== job 2315 ==
## recon_top_level
module recon_top_level#(parameter WIDTH = 15)( 
input [WIDTH:0] Xo, Zo , Yo,
input clk,
input ext_reset,
input [1:0] sel,
output [WIDTH:0] mac_out,
output [WIDTH:0] f,
input af_en,
output complete
);
Settings: LEC_CHECK=0, ABC_AREA=1, CAP_MARGIN=20, CORE_MARGIN=2, CORE_UTILIZATION=58, GPL_ROUTABILITY_DRIVEN=1, MIN_ROUTING_LAYER=met1, SETUP_SLACK_MARGIN=1.63, SLEW_MARGIN=40, TNS_END_PERCENT=45; clock period 7.23 ns.
run.sh (not shown) runs the stock make flow with config.mk's settings and CLKGATE_MAP_FILE=.
Job 2315 was carried through to the last stage, and its layout satisfied the timing, design-rule and antenna checks.
### job 2315 -> job 2600
# job 2315
export LEC_CHECK = 0
export ABC_AREA = 1
export CAP_MARGIN = 20
export CORE_MARGIN = 2
export CORE_UTILIZATION = 58
export GPL_ROUTABILITY_DRIVEN = 1
export MIN_ROUTING_LAYER = met1
export SETUP_SLACK_MARGIN = 1.63
export SLEW_MARGIN = 40
export TNS_END_PERCENT = 45
create_clock -name core_clock -period 7.23 [get_ports {clk}]
# job 2600
export LEC_CHECK = 0
export ABC_AREA = 1
export CAP_MARGIN = 20
export CORE_MARGIN = 2
export CORE_UTILIZATION = 71
export GPL_ROUTABILITY_DRIVEN = 0
export MAX_ROUTING_LAYER = met4
export MIN_ROUTING_LAYER = met1
export PLACE_DENSITY = 0.63
export SETUP_SLACK_MARGIN = 0.13
export SLEW_MARGIN = 40
export TNS_END_PERCENT = 45
create_clock -name core_clock -period 6.48 [get_ports {clk}]
[summary]
- Ran to the end and failed final checks on setup timing: job 2600.
- Taking job 2315 as the reference, in job 2600 setup slack shrank by 1970 ps; core utilization of the finished layout grew by 15 points; area added between synthesis and finish shrank by 2.3 points; first-pass iteration count of the detailed router grew by 10; hold slack held steady.
- Relative to job 2315, relative contribution of the clock network to total power has increased by 1.7 points in job 2600.
For job 3939, these inputs were changed with respect to job 2600:
# job 2600
export LEC_CHECK = 0
export ABC_AREA = 1
export CAP_MARGIN = 20
export CORE_MARGIN = 2
export CORE_UTILIZATION = 71
export GPL_ROUTABILITY_DRIVEN = 0
export MAX_ROUTING_LAYER = met4
export MIN_ROUTING_LAYER = met1
export PLACE_DENSITY = 0.63
export SETUP_SLACK_MARGIN = 0.13
export SLEW_MARGIN = 40
export TNS_END_PERCENT = 45
create_clock -name core_clock -period 6.48 [get_ports {clk}]
# job 3939
export LEC_CHECK = 0
export ABC_AREA = 1
export CAP_MARGIN = 20
export CORE_MARGIN = 2
export CORE_UTILIZATION = 71
export GPL_ROUTABILITY_DRIVEN = 0
export MAX_ROUTING_LAYER = met4
export MIN_ROUTING_LAYER = met1
export PLACE_DENSITY_LB_ADDON = 0.2
export SETUP_SLACK_MARGIN = 0.85
export SLEW_MARGIN = 40
export TNS_END_PERCENT = 45
create_clock -name core_clock -period 8.51 [get_ports {clk}]
[summary]
- Job 3939 ended with every stage complete and zero timing, DRC or antenna violations.
- Higher cell area reported after detailed placement goes to job 2600 over job 3939.
- Summary of job 3939 over job 2600: cell area now sits lower; final worst clock skew now sits at about the same level; final cell count now sits lower; buffer count from post-CTS setup fixing now sits lower.
- Relative to job 2600, the routed wire length measured on job 3939 has decreased by more than 10%.
- Part of the cycle the worst path needs (higher): job 2600
- Taking job 2600 as the reference point, the critical path depth of job 3939 rises by 5.
- Per the comparison of job 3939 with job 2600, count of filler cells inserted in the layout +486, fraction of met2 tracks used by global routing dropped 9.0 points, final-layout worst hold slack closely matched the old numbers.

* * *

The RTL this note starts from:
==> flow/design.v <==
`timescale 1ns / 1ps
module add_sub #(parameter WIDTH = 15)(
input signed [WIDTH:0] a,b,
input sel, 
output signed [WIDTH:0] out
);
wire [WIDTH+1:0] sum;
assign sum = sel?a-b:a+b;
assign out = {sum[WIDTH+1],sum[WIDTH-1:0]};
endmodule
`timescale 1ns / 1ps
module mux #(parameter WIDTH = 15)(
input [WIDTH:0] a,b,
input sel,
output [WIDTH:0]out
);
assign out = sel?b:a;
endmodule
`timescale 1ns / 1ps
module shifter#(parameter WIDTH = 15)(
input signed [WIDTH:0] a,
output signed [WIDTH:0] b,
input m , 
input [3:0] i
);
assign b = m? (a)>>>i :((i!=0)?(a)>>>(i-1):a);
endmodule
`timescale 1ns / 1ps
module rom#(parameter WIDTH = 15)(
input clk,
input sel ,
input [3:0] i,
output [WIDTH:0] rom_out
    );
 reg [WIDTH:0] rom_mem [0:19] ;
 initial begin
 rom_mem[0] =  16'b0000010000000000;
 rom_mem[1] =  16'b0000001000000000;
 rom_mem[2] =  16'b0000000100000000;
 rom_mem[3] =  16'b0000000010000000;
 rom_mem[4] =  16'b0000000001000000;
 rom_mem[5] =  16'b0000000000100000;
 rom_mem[6] =  16'b0000000000010000;
 rom_mem[7] =  16'b0000000000001000;
 rom_mem[8] =  16'b0000000000000100;
 rom_mem[9] =  16'b0000000000000010;
 rom_mem[10] =  16'b0000001000110010;
 rom_mem[11] =  16'b0000000100000110;
 rom_mem[12] =  16'b0000000010000001;
 rom_mem[13] =  16'b0000000001000000;
 rom_mem[14] =  16'b0000000000100000;
 rom_mem[15] =  16'b0000000000010000;
 rom_mem[16] =  16'b0000000000001000;
 rom_mem[17] =  16'b0000000000000100;
 rom_mem[18] =  16'b0000000000000010;
 rom_mem[19] =  16'b0000000000000001;
 end   
 assign rom_out = sel?rom_mem[i+9]:rom_mem[i-1];
endmodule
`timescale 1ns / 1ps
module recon_controlpath(
input clk,reset,
output reg selmx,selmy,selmz,
output reg [3:0]  i
);
reg start;
always @ (posedge clk) begin
    if(reset) begin 
        i <= 0;
        selmx <= 0;
        selmy <= 0;
        selmz <= 0; 
        start <= 1;
    end
    else if(start) begin
        if(i!=0) begin
        selmx <= 1;
        selmy <= 1;
        selmz <= 1; 
        end
        if(i != 10) begin
         i <= i+1;
        end
        else if (i==10) begin
            start <= 0;
            i <= 0;
            selmx <= 0;
            selmy <= 0;
            selmz <= 0; 
        end
    end
end
endmodule
`timescale 1ns / 1ps
module recon_datapath#(parameter WIDTH = 15)(
input clk,
input m,div,
input [WIDTH:0] Xo,Yo,Zo ,
input selmx,selmy,selmz,
output reg [WIDTH:0] Xout,Yout, Zout,
input [WIDTH:0] z_rom,
input [3:0] i
);
wire [WIDTH:0] x_mux, y_mux , z_mux;
wire [WIDTH:0] x_asout, y_asout , z_asout; 
wire [WIDTH:0] x_fout;
mux m_x(Xo , Xout , selmx , x_mux);
mux m_y(Yo , Yout , selmy , y_mux);
mux m_z(Zo , Zout , selmz , z_mux);
reg [WIDTH:0] Xi , Yi , Zi;
wire di = div?(~y_mux[15]):z_mux[15];
always @ (posedge clk) begin 
if(i!=0) begin
    Xout <= x_fout;
    Yout <= y_asout;
    Zout <= z_asout;
end
end
wire [WIDTH:0] x_sft, y_sft; 
shifter shftx(x_mux ,x_sft ,m, i);
shifter shfty(y_mux ,y_sft,m, i);
add_sub X_as(x_mux , y_sft ,di, x_asout);
add_sub Y_as(y_mux , x_sft ,di, y_asout);
add_sub Z_as(z_mux , z_rom ,~(di), z_asout);
mux m_xout(x_mux, x_asout , m , x_fout);
endmodule
`timescale 1ns / 1ps
module recon#(parameter WIDTH = 15)(
input clk,reset,m,div,
input [WIDTH:0] Xo, Yo ,Zo,
output [WIDTH:0] Xout , Yout , Zout,
output [3:0] i
);
wire selmx,selmy,selmz;
wire [WIDTH:0] rom_out ;
recon_datapath dt(clk,m,div,Xo,Yo,Zo,selmx, selmy,selmz,Xout, Yout, Zout ,rom_out, i);
recon_controlpath ct(clk,reset,selmx,selmy,selmz,i);
rom rm(clk,m,i,rom_out);
endmodule
`timescale 1ns / 1ps
module latch#(parameter WIDTH=15)(
input [WIDTH:0] Xout,Yout,Zout,
input [3:0] i,
input clk,reset,
output reg [WIDTH:0] X_H,Y_H,Z_H,
input af_en);
always@(posedge clk) begin
    if(reset) begin
        X_H<=16'b0;
        Y_H<=16'b0;
        Z_H<=16'b0;
    end
    else if(i==10&af_en)begin
        X_H<=16'b0000010011010100;
        Y_H<=16'b0;
        Z_H<=Yout;
    end
end
endmodule
`timescale 1ns / 1ps
module ResetLogic#(parameter WIDTH=15 )(
input ext_reset,
input clk,
output reg reset1,reset2,reset3,complete
);
reg [5:0] counter;
always@(posedge clk)begin
    if(ext_reset) begin
        reset1<=1;
        reset2<=1;
        reset3 <=1;
        complete <= 0;
        counter<=0;
    end
    else if(counter==0)begin
        counter<=counter+1;
        reset1<=0;
    end
    else if(counter==11) begin
        reset2<=0;
        counter <= counter + 1;
    end
    else if (counter == 22) begin 
        reset3 <= 0;
        counter <= counter + 1;
    end
    else if(counter ==33) begin
        complete <= 1;
    end
    else if(counter <34) begin 
        counter <= counter + 1;
    end
end
endmodule
`timescale 1ns / 1ps
module Neuron#(parameter WIDTH=15)(
input [WIDTH:0] Xo,Yo,Zo,
input clk,reset,
output [WIDTH:0] Sin_H,Cos_H,Z, 
output reset3,complete,
output [WIDTH:0] Yout,
input af_en
);
wire reset1,reset2;
wire zz;
assign Z=Yout;
wire[WIDTH:0] Xout,Zout;
wire [3:0] i1,i2;
wire [WIDTH:0] X_H,Y_H,Z_H;
reg [3:0] i1_d;
ResetLogic RL(reset,clk,reset1,reset2,reset3,complete);
recon linear(clk,reset1,1'b0,1'b0,Xo, Yo ,Zo,Xout , Yout , Zout, i1);
always @(posedge clk) i1_d <= i1;
latch l1(Xout,Yout,Zout, i1_d,clk,reset1,X_H,Y_H,Z_H,af_en);
recon hyperbolic(clk,reset2,1'b1,1'b0,X_H,Y_H,Z_H,Cos_H,Sin_H,zz,i2);
endmodule
`timescale 1ns / 1ps
module recon_top_level#(parameter WIDTH = 15)( 
input [WIDTH:0] Xo, Zo , Yo,
input clk,
input ext_reset,
input [1:0] sel,
output [WIDTH:0] mac_out,
output [WIDTH:0] f,
input af_en,
output complete
);
wire [WIDTH:0] z, coshz, sinhz;
wire reset3;
Neuron #(WIDTH)inneuron(Xo,Yo,Zo,clk,ext_reset, sinhz,coshz,z,reset3,complete,mac_out,af_en);
wire sign_z=z[WIDTH];
wire [WIDTH:0]relu ;
assign relu=sign_z?0:z;
wire [WIDTH:0] ez, ez_1;
add_sub #(WIDTH) adder1(coshz, sinhz, sel[0], ez);
add_sub #(WIDTH) adder2(ez, 16'b0000010000000000, sel[0], ez_1);
wire [WIDTH:0] w2,w3;
wire [WIDTH:0] divisor , dividend;
mux  #(WIDTH)m1(ez, coshz, sel[0], w2);
mux #(WIDTH) m2(ez_1, sinhz, sel[0], w3);
wire [WIDTH:0] div_out;
assign divisor =  {w3[15], (w3[14:0]>>2) };
assign dividend = {w2[15], (w2[14:0]>>2) };
wire [WIDTH:0] X_divout,Y_divout;
recon #(WIDTH) r_div(
 clk,reset3,1'b0,1'b1,
divisor, dividend ,16'b0,
 X_divout , Y_divout , div_out
);
assign f=sel[1]?(sel[0]?mac_out:relu):div_out;  
endmodule
==> flow/config.mk <==
export PLATFORM = sky130hd
export DESIGN_NAME = recon_top_level
export DESIGN_NICKNAME = recon_top_level
export VERILOG_FILES = /design/flow/design.v
export SDC_FILE = /design/flow/constraint.sdc
export NUM_CORES = 4
export LEC_CHECK = 0
export ABC_AREA = 1
export CAP_MARGIN = 20
export CORE_MARGIN = 2
export CORE_UTILIZATION = 72
export CTS_CLUSTER_DIAMETER = 234
export PLACE_DENSITY_LB_ADDON = 0.01
export SLEW_MARGIN = 20
export TNS_END_PERCENT = 85
==> flow/constraint.sdc <==
create_clock -name core_clock -period 7.16 [get_ports {clk}]
set_input_delay 1.4320 -clock core_clock [delete_from_list [all_inputs] [get_ports {clk}]]
set_output_delay 1.4320 -clock core_clock [all_outputs]
set_load 0.01 [all_outputs]
The starting point ran to the end with no violations.
Change:
--- a/flow/config.mk
+++ b/flow/config.mk
@@ -10,6 +10,4 @@
 export CORE_MARGIN = 2
 export CORE_UTILIZATION = 72
-export CTS_CLUSTER_DIAMETER = 234
-export PLACE_DENSITY_LB_ADDON = 0.01
+export CTS_CLUSTER_DIAMETER = 400
 export SLEW_MARGIN = 20
-export TNS_END_PERCENT = 85
==> flow/constraint.sdc (replaced) <==
create_clock -name core_clock -period 2.87 [get_ports {clk}]
set_input_delay 0.5740 -clock core_clock [delete_from_list [all_inputs] [get_ports {clk}]]
set_output_delay 0.5740 -clock core_clock [all_outputs]
set_load 0.01 [all_outputs]
After rerunning: Now the flow failed in detailed placement (3_5_place_dp); synthesized area stays the same; die area stays the same; synthesized cell count stays the same.
Change:
--- a/flow/config.mk
+++ b/flow/config.mk
@@ -6,8 +6,7 @@
 export NUM_CORES = 4
 export LEC_CHECK = 0
-export ABC_AREA = 1
 export CAP_MARGIN = 20
 export CORE_MARGIN = 2
 export CORE_UTILIZATION = 72
-export CTS_CLUSTER_DIAMETER = 400
 export SLEW_MARGIN = 20
+export TNS_END_PERCENT = 45
==> flow/constraint.sdc (replaced) <==
create_clock -name core_clock -period 4.37 [get_ports {clk}]
set_input_delay 0.8740 -clock core_clock [delete_from_list [all_inputs] [get_ports {clk}]]
set_output_delay 0.8740 -clock core_clock [all_outputs]
set_load 0.01 [all_outputs]
With this change the flow aborted during clock tree synthesis (4_1_cts), error DPL-0038.
Die size goes up by 3.8%.
Synthesized cell count drops by 13%.
Synthesized area is higher by 3.9%.
Power figures rest on the tool's default switching activity, not on a simulated workload.
